==> job 8200: inputs <==
// master_ahb
module master_ahb(
  input  logic        clk_master,
  input  logic        rst_master,
  input  logic        HREADY,          
  input  logic [31:0] HRDATA,          
  input  logic [31:0] data_top,
  input  logic        write_top,       
  input  logic [3:0]  beat_length,     
  input  logic        enb,             
  input  logic [31:0] addr_top,
  input  logic        wrap_enb,        
  output logic [31:0] HADDR,
  output logic        HWRITE,
  output logic [2:0]  HSIZE,
  output logic [31:0] HWDATA,
  output logic [2:0]  HBURST,
  output logic [1:0]  HTRANS,
  output logic fifo_empty,
  output logic fifo_full
);
  typedef enum logic [2:0] {
    S_IDLE                = 3'b000,
    S_WRITE_ADDR          = 3'b001,
    S_WRITE_DATA          = 3'b010
  } state_t;
  state_t present_state, next_state;
  logic [31:0] addr_internal;
  logic [3:0]  count;         
  logic [3:0]  wr_ptr;
  logic [3:0]  rd_ptr;
  localparam int MEM_DEPTH = 16;
  logic [31:0] mem [0:MEM_DEPTH-1];
  logic next_HWRITE;
  logic [2:0] next_HSIZE;                
  logic [31:0] next_HWDATA;
  logic [2:0] next_HBURST;
  logic [1:0] next_HTRANS;
  logic [4:0] fifo_count;  
  logic push, pop;
  assign push = write_top && (fifo_count < MEM_DEPTH);
  assign pop  = (present_state == S_WRITE_DATA) && HREADY &&
                (HBURST == 3'b011 || HBURST == 3'b000) && (fifo_count > 0);
  assign fifo_empty = (fifo_count == 0);
  assign fifo_full  = (fifo_count >= MEM_DEPTH-1);  
  always_ff @(posedge clk_master or posedge rst_master) begin
    if (rst_master) begin
      wr_ptr        <= 4'd0;
      rd_ptr        <= 4'd0;
      addr_internal <= 32'h0;
      count         <= 4'd0;
      present_state <= S_IDLE;
      HWRITE        <= 1'b0;
      HSIZE         <= 3'b010;
      HWDATA        <= 32'h0;
      HBURST        <= 3'b000;
      HTRANS        <= 2'b00;
      fifo_count    <= 5'd0;
      for (int i = 0; i < MEM_DEPTH; i = i + 1) mem[i] <= 32'h0;
    end else begin
      if (push) begin
        mem[wr_ptr] <= data_top;
  ...
make LEC_CHECK=0 CAP_MARGIN=40 CELL_PAD_IN_SITES_DETAIL_PLACEMENT=0 CORE_MARGIN=2 CORE_UTILIZATION=71 CTS_CLUSTER_DIAMETER=363 CTS_CLUSTER_SIZE=13 HOLD_SLACK_MARGIN=0.29 MAX_ROUTING_LAYER=met5 PLACE_DENSITY=0.78 SETUP_SLACK_MARGIN=-0.15 SLEW_MARGIN=30 TNS_END_PERCENT=100 finish   # period 2.36 ns
run.sh (not shown) runs the stock make flow with config.mk's settings and CLKGATE_MAP_FILE=.
==> inputs of job 3794, as changes to job 8200 <==
Settings changed: CAP_MARGIN 40 to 20, CTS_CLUSTER_DIAMETER 363 to unset, CTS_CLUSTER_SIZE 13 to 36, HOLD_SLACK_MARGIN 0.29 to unset, PLACE_DENSITY 0.78 to unset, PLACE_DENSITY_LB_ADDON set to 0.17, SETUP_SLACK_MARGIN -0.15 to unset.
==> flow/constraint.sdc (replaced) <==
create_clock -name core_clock -period 4.45 [get_ports {clk_master}]
set_input_delay 0.8900 -clock core_clock [delete_from_list [all_inputs] [get_ports {clk_master}]]
set_output_delay 0.8900 -clock core_clock [all_outputs]
set_load 0.01 [all_outputs]
==> inputs of job 1230, as changes to job 8200 <==
Settings changed: CAP_MARGIN 40 to 20, CELL_PAD_IN_SITES_DETAIL_PLACEMENT 0 to unset, CORE_UTILIZATION 71 to 42, CTS_CLUSTER_DIAMETER 363 to unset, CTS_CLUSTER_SIZE 13 to unset, HOLD_SLACK_MARGIN 0.29 to unset, MAX_ROUTING_LAYER met5 to unset, PLACE_DENSITY 0.78 to 0.6, SETUP_SLACK_MARGIN -0.15 to unset, SLEW_MARGIN 30 to 20, TNS_END_PERCENT 100 to unset.
==> flow/constraint.sdc (replaced) <==
create_clock -name core_clock -period 3.84 [get_ports {clk_master}]
set_input_delay 0.7680 -clock core_clock [delete_from_list [all_inputs] [get_ports {clk_master}]]
set_output_delay 0.7680 -clock core_clock [all_outputs]
set_load 0.01 [all_outputs]
==> tab_implementation.tex <==
% Synthesis and place-and-route results
\begin{tabular}{lr}
\hline
Metric & Value \\
\hline
\multicolumn{2}{l}{\textbf{Run status}} \\
\quad Status & complete, no violations \\
\multicolumn{2}{l}{\textbf{Global route}} \\
\quad Via count of the first global-routing pass & 21100 \\
\multicolumn{2}{l}{\textbf{Setup path}} \\
\quad Top Family by Delay on Critical Path & buffers and inverters \\
\quad Cell count along the critical path & 5 \\
\multicolumn{2}{l}{\textbf{Floorplanning}} \\
\quad Total die area & 40100 um2 \\
\multicolumn{2}{l}{\textbf{Pwr}} \\
\quad Leak pwr & 0.0143 uW \\
\multicolumn{2}{l}{\textbf{Placed design}} \\
\quad Total instance count after detailed placement & 2716 \\
\hline
\end{tabular}
-- figures above: job 3794

==> tab_implementation.tex <==
% Synthesis and place-and-route results
\begin{tabular}{lr}
\hline
Metric & Value \\
\hline
\multicolumn{2}{l}{\textbf{Finish}} \\
\quad Number of nets in the layout & 2546 \\
\multicolumn{2}{l}{\textbf{Pwr}} \\
\quad Leak pwr & 0.0150 uW \\
\multicolumn{2}{l}{\textbf{Run status}} \\
\quad Status & finished with violations \\
\quad Layout violations & negative setup slack \\
\multicolumn{2}{l}{\textbf{Setup path}} \\
\quad Top Family by Delay on Critical Path & simple AND/OR/NAND/NOR gates \\
\quad Cell count along the critical path & 12 \\
\multicolumn{2}{l}{\textbf{STA}} \\
\quad Fin worst setup slack & -0.473 ns \\
\quad Final-report setup violation count & 42 \\
\multicolumn{2}{l}{\textbf{Global route}} \\
\quad Via count of the first global-routing pass & 22000 \\
\hline
\end{tabular}
-- figures above: job 8200

==> tab_implementation.tex <==
% Synthesis and place-and-route results
\begin{tabular}{lr}
\hline
Metric & Value \\
\hline
\multicolumn{2}{l}{\textbf{Run status}} \\
\quad Status & complete, no violations \\
\multicolumn{2}{l}{\textbf{Pwr}} \\
\quad Sequential power & 10200 uW \\
\quad Leak pwr & 0.0145 uW \\
\multicolumn{2}{l}{\textbf{Setup path}} \\
\quad Cell count along the critical path & 5 \\
\quad Launching element type of the critical path & flip-flop \\
\quad Top Family by Delay on Critical Path & buffers and inverters \\
\multicolumn{2}{l}{\textbf{Placed design}} \\
\quad Total instance count after detailed placement & 3082 \\
\quad Count of input and output buffers & 144 \\
\multicolumn{2}{l}{\textbf{Yosys}} \\
\quad Number of enable flip-flop cells & 0 \\
\multicolumn{2}{l}{\textbf{STA}} \\
\quad Maximum clock frequency & 276 MHz \\
\multicolumn{2}{l}{\textbf{Floorplanning}} \\
\quad Total die area & 67100 um2 \\
\multicolumn{2}{l}{\textbf{Min path}} \\
\quad Worst min-delay path endpoint & mem[0][31] \\
\multicolumn{2}{l}{\textbf{Global route}} \\
\quad Via count of the first global-routing pass & 19900 \\
\multicolumn{2}{l}{\textbf{Route}} \\
\quad Antenna cell count & 0 \\
\hline
\end{tabular}
-- figures above: job 1230


========
==> inputs of v38 <==
==> flow/design.v <==
`timescale 1ns/1ps
module master_ahb(
  input  logic        clk_master,
  input  logic        rst_master,
  input  logic        HREADY,          
  input  logic [31:0] HRDATA,          
  input  logic [31:0] data_top,
  input  logic        write_top,       
  input  logic [3:0]  beat_length,     
  input  logic        enb,             
  input  logic [31:0] addr_top,
  input  logic        wrap_enb,        
  output logic [31:0] HADDR,
  output logic        HWRITE,
  output logic [2:0]  HSIZE,
  output logic [31:0] HWDATA,
  output logic [2:0]  HBURST,
  output logic [1:0]  HTRANS,
  output logic fifo_empty,
  output logic fifo_full
);
  typedef enum logic [2:0] {
    S_IDLE                = 3'b000,
    S_WRITE_ADDR          = 3'b001,
    S_WRITE_DATA          = 3'b010
  } state_t;
  state_t present_state, next_state;
  logic [31:0] addr_internal;
  logic [3:0]  count;         
  logic [3:0]  wr_ptr;
  logic [3:0]  rd_ptr;
  localparam int MEM_DEPTH = 16;
  logic [31:0] mem [0:MEM_DEPTH-1];
  logic next_HWRITE;
  logic [2:0] next_HSIZE;                
  logic [31:0] next_HWDATA;
  logic [2:0] next_HBURST;
  logic [1:0] next_HTRANS;
  logic [4:0] fifo_count;  
  logic push, pop;
  assign push = write_top && (fifo_count < MEM_DEPTH);
  assign pop  = (present_state == S_WRITE_DATA) && HREADY &&
                (HBURST == 3'b011 || HBURST == 3'b000) && (fifo_count > 0);
  assign fifo_empty = (fifo_count == 0);
  assign fifo_full  = (fifo_count >= MEM_DEPTH-1);  
  always_ff @(posedge clk_master or posedge rst_master) begin
    if (rst_master) begin
      wr_ptr        <= 4'd0;
      rd_ptr        <= 4'd0;
      addr_internal <= 32'h0;
      count         <= 4'd0;
      present_state <= S_IDLE;
      HWRITE        <= 1'b0;
      HSIZE         <= 3'b010;
      HWDATA        <= 32'h0;
      HBURST        <= 3'b000;
      HTRANS        <= 2'b00;
      fifo_count    <= 5'd0;
      for (int i = 0; i < MEM_DEPTH; i = i + 1) mem[i] <= 32'h0;
    end else begin
      if (push) begin
        mem[wr_ptr] <= data_top;
        wr_ptr <= wr_ptr + 1'b1;
      end
      if (pop) begin
        rd_ptr <= rd_ptr + 1'b1;
      end
      if (push && !pop)
        fifo_count <= fifo_count + 1'b1;
      else if (pop && !push)
        fifo_count <= fifo_count - 1'b1;
      present_state <= next_state;
      HWRITE <= next_HWRITE;
      HSIZE  <= next_HSIZE;
      HWDATA <= next_HWDATA;
      HBURST <= next_HBURST;
      HTRANS <= next_HTRANS;
      if (present_state == S_IDLE && next_state == S_WRITE_ADDR) begin
        addr_internal <= addr_top;
        count <= 4'd0;
      end
      if (present_state == S_WRITE_DATA && HREADY) begin
        if (HBURST == 3'b011) begin  
          count <= count + 1'b1;
          if (!wrap_enb) begin
            addr_internal <= addr_internal + 32'h4;
          end else begin
            if (addr_internal[3:0] == 4'hC)  
              addr_internal <= addr_internal - 32'hC;  
            else
              addr_internal <= addr_internal + 32'h4;
          end
        end else if (HBURST == 3'b000) begin  
          count <= 4'd0;  
        end
      end
    end
  end
  always_comb begin
    next_state    = present_state;
    next_HWRITE   = 1'b0;
    next_HSIZE    = 3'b010;
    next_HWDATA   = 32'h0;                 
    next_HBURST   = 3'b000;
    next_HTRANS   = 2'b00;
    case (present_state)
      S_IDLE: begin
        if (enb && HREADY && (fifo_count > 0)) begin
          if (beat_length == 1 && !wrap_enb) begin
            next_HWRITE = 1'b1;
            next_HBURST = 3'b000;  
            next_state = S_WRITE_ADDR;
          end else if (beat_length == 4) begin
            next_HWRITE = 1'b1;
            next_HBURST = 3'b011;  
            next_state = S_WRITE_ADDR;
          end
        end
      end
      S_WRITE_ADDR: begin
        next_HWRITE = 1'b1;
        next_HSIZE  = 3'b010;   
        next_HBURST = HBURST;   
        next_HTRANS = 2'b10;    
        next_state = S_WRITE_DATA;
      end
      S_WRITE_DATA: begin
        next_HWRITE = 1'b1;
        next_HSIZE  = 3'b010;
        next_HBURST = HBURST;   
        if (HBURST == 3'b000) begin
          if (fifo_count > 0)
            next_HWDATA = mem[rd_ptr];   
          else
            next_HWDATA = data_top;
          next_HTRANS = 2'b10;
          if (HREADY) next_state = S_IDLE;
        end
        else if (HBURST == 3'b011) begin
          if (fifo_count > 0) begin
            next_HWDATA = mem[rd_ptr];
          end else begin
            next_HWDATA = 32'h0;  
          end
          next_HTRANS = 2'b11;  
          if ((count == 4'd3) && HREADY) next_state = S_IDLE;
        end
      end
      default: next_state = S_IDLE;
    endcase
  end
  assign HADDR = addr_internal;
endmodule
==> flow/run.sh <==
#!/bin/bash
# the make line also repeats each setting of config.mk as NAME=value (left out here)
make -C /OpenROAD-flow-scripts/flow DESIGN_CONFIG=/design/flow/config.mk WORK_HOME=/design/flow/orfs CLKGATE_MAP_FILE= finish
==> flow/config.mk <==
export PLATFORM = sky130hd
export DESIGN_NAME = master_ahb
export DESIGN_NICKNAME = master_ahb
export VERILOG_FILES = /design/flow/design.v
export SDC_FILE = /design/flow/constraint.sdc
export NUM_CORES = 4
export LEC_CHECK = 0
export ABC_AREA = 1
export CAP_MARGIN = 20
export CELL_PAD_IN_SITES_DETAIL_PLACEMENT = 2
export CORE_MARGIN = 5
export CORE_UTILIZATION = 20
export MAX_ROUTING_LAYER = met4
export PLACE_DENSITY_LB_ADDON = 0.17
export SETUP_SLACK_MARGIN = 0.06
export SLEW_MARGIN = 10
export TNS_END_PERCENT = 100
==> flow/constraint.sdc <==
create_clock -name core_clock -period 2.93 [get_ports {clk_master}]
set_input_delay 0.5860 -clock core_clock [delete_from_list [all_inputs] [get_ports {clk_master}]]
set_output_delay 0.5860 -clock core_clock [all_outputs]
set_load 0.01 [all_outputs]
==> v36 (differences from v38) <==
Settings changed: ABC_AREA 1 to not set, CAP_MARGIN 20 to 0, CELL_PAD_IN_SITES_DETAIL_PLACEMENT 2 to not set, CORE_ASPECT_RATIO set to 0.9, CORE_MARGIN 5 to 2, CORE_UTILIZATION 20 to 72, CTS_CLUSTER_SIZE set to 13, HOLD_SLACK_MARGIN set to -0.08, MAX_ROUTING_LAYER met4 to not set, PLACE_DENSITY_LB_ADDON 0.17 to not set, SETUP_SLACK_MARGIN 0.06 to -0.13, SLEW_MARGIN 10 to 40, TNS_END_PERCENT 100 to not set.
==> flow/constraint.sdc (replaced) <==
create_clock -name core_clock -period 2.25 [get_ports {clk_master}]
set_input_delay 0.4500 -clock core_clock [delete_from_list [all_inputs] [get_ports {clk_master}]]
set_output_delay 0.4500 -clock core_clock [all_outputs]
set_load 0.01 [all_outputs]
==> results <==
quantity                                                                       v38                         v36
Buffers & Inverters on Critical Path                                             3                           2
Run status                                                timing/DRC/antenna clean  complete, but fails checks
Layout check failures                                                            -        negative setup slack
WS Path Type                                                               reg2out                     reg2reg
Count leader, synth                                       sky130_fd_sc_hd__nand2_1    sky130_fd_sc_hd__dfrtp_1
Resize count post-CTS                                                            5                          32
Power in sequential cells                                                 0.0140 W                    0.0177 W
Global-route track usage on met3                                             2.12%                       10.8%
Combined area of the multi-input logic cells                          0.0114 sq mm                0.0117 sq mm
Count of unique library cells instantiated by Yosys                             43                          76
Cell area after layout                                                0.0351 sq mm                0.0332 sq mm
Clock Skews                                                              0.0294 ns                   0.0175 ns
Iteration count of the initial detailed-routing pass                             5                           7
Share of total power consumed by net switching                               39.0%                       28.8%
Synthesized-area fraction occupied by xor and xnor cells                    0.278%                      0.449%
Number of buffers created by CTS                                                72                          57
Die extent in x                                                             387 um                      209 um
No activity file was given, so power comes from the tool's default toggle rates.
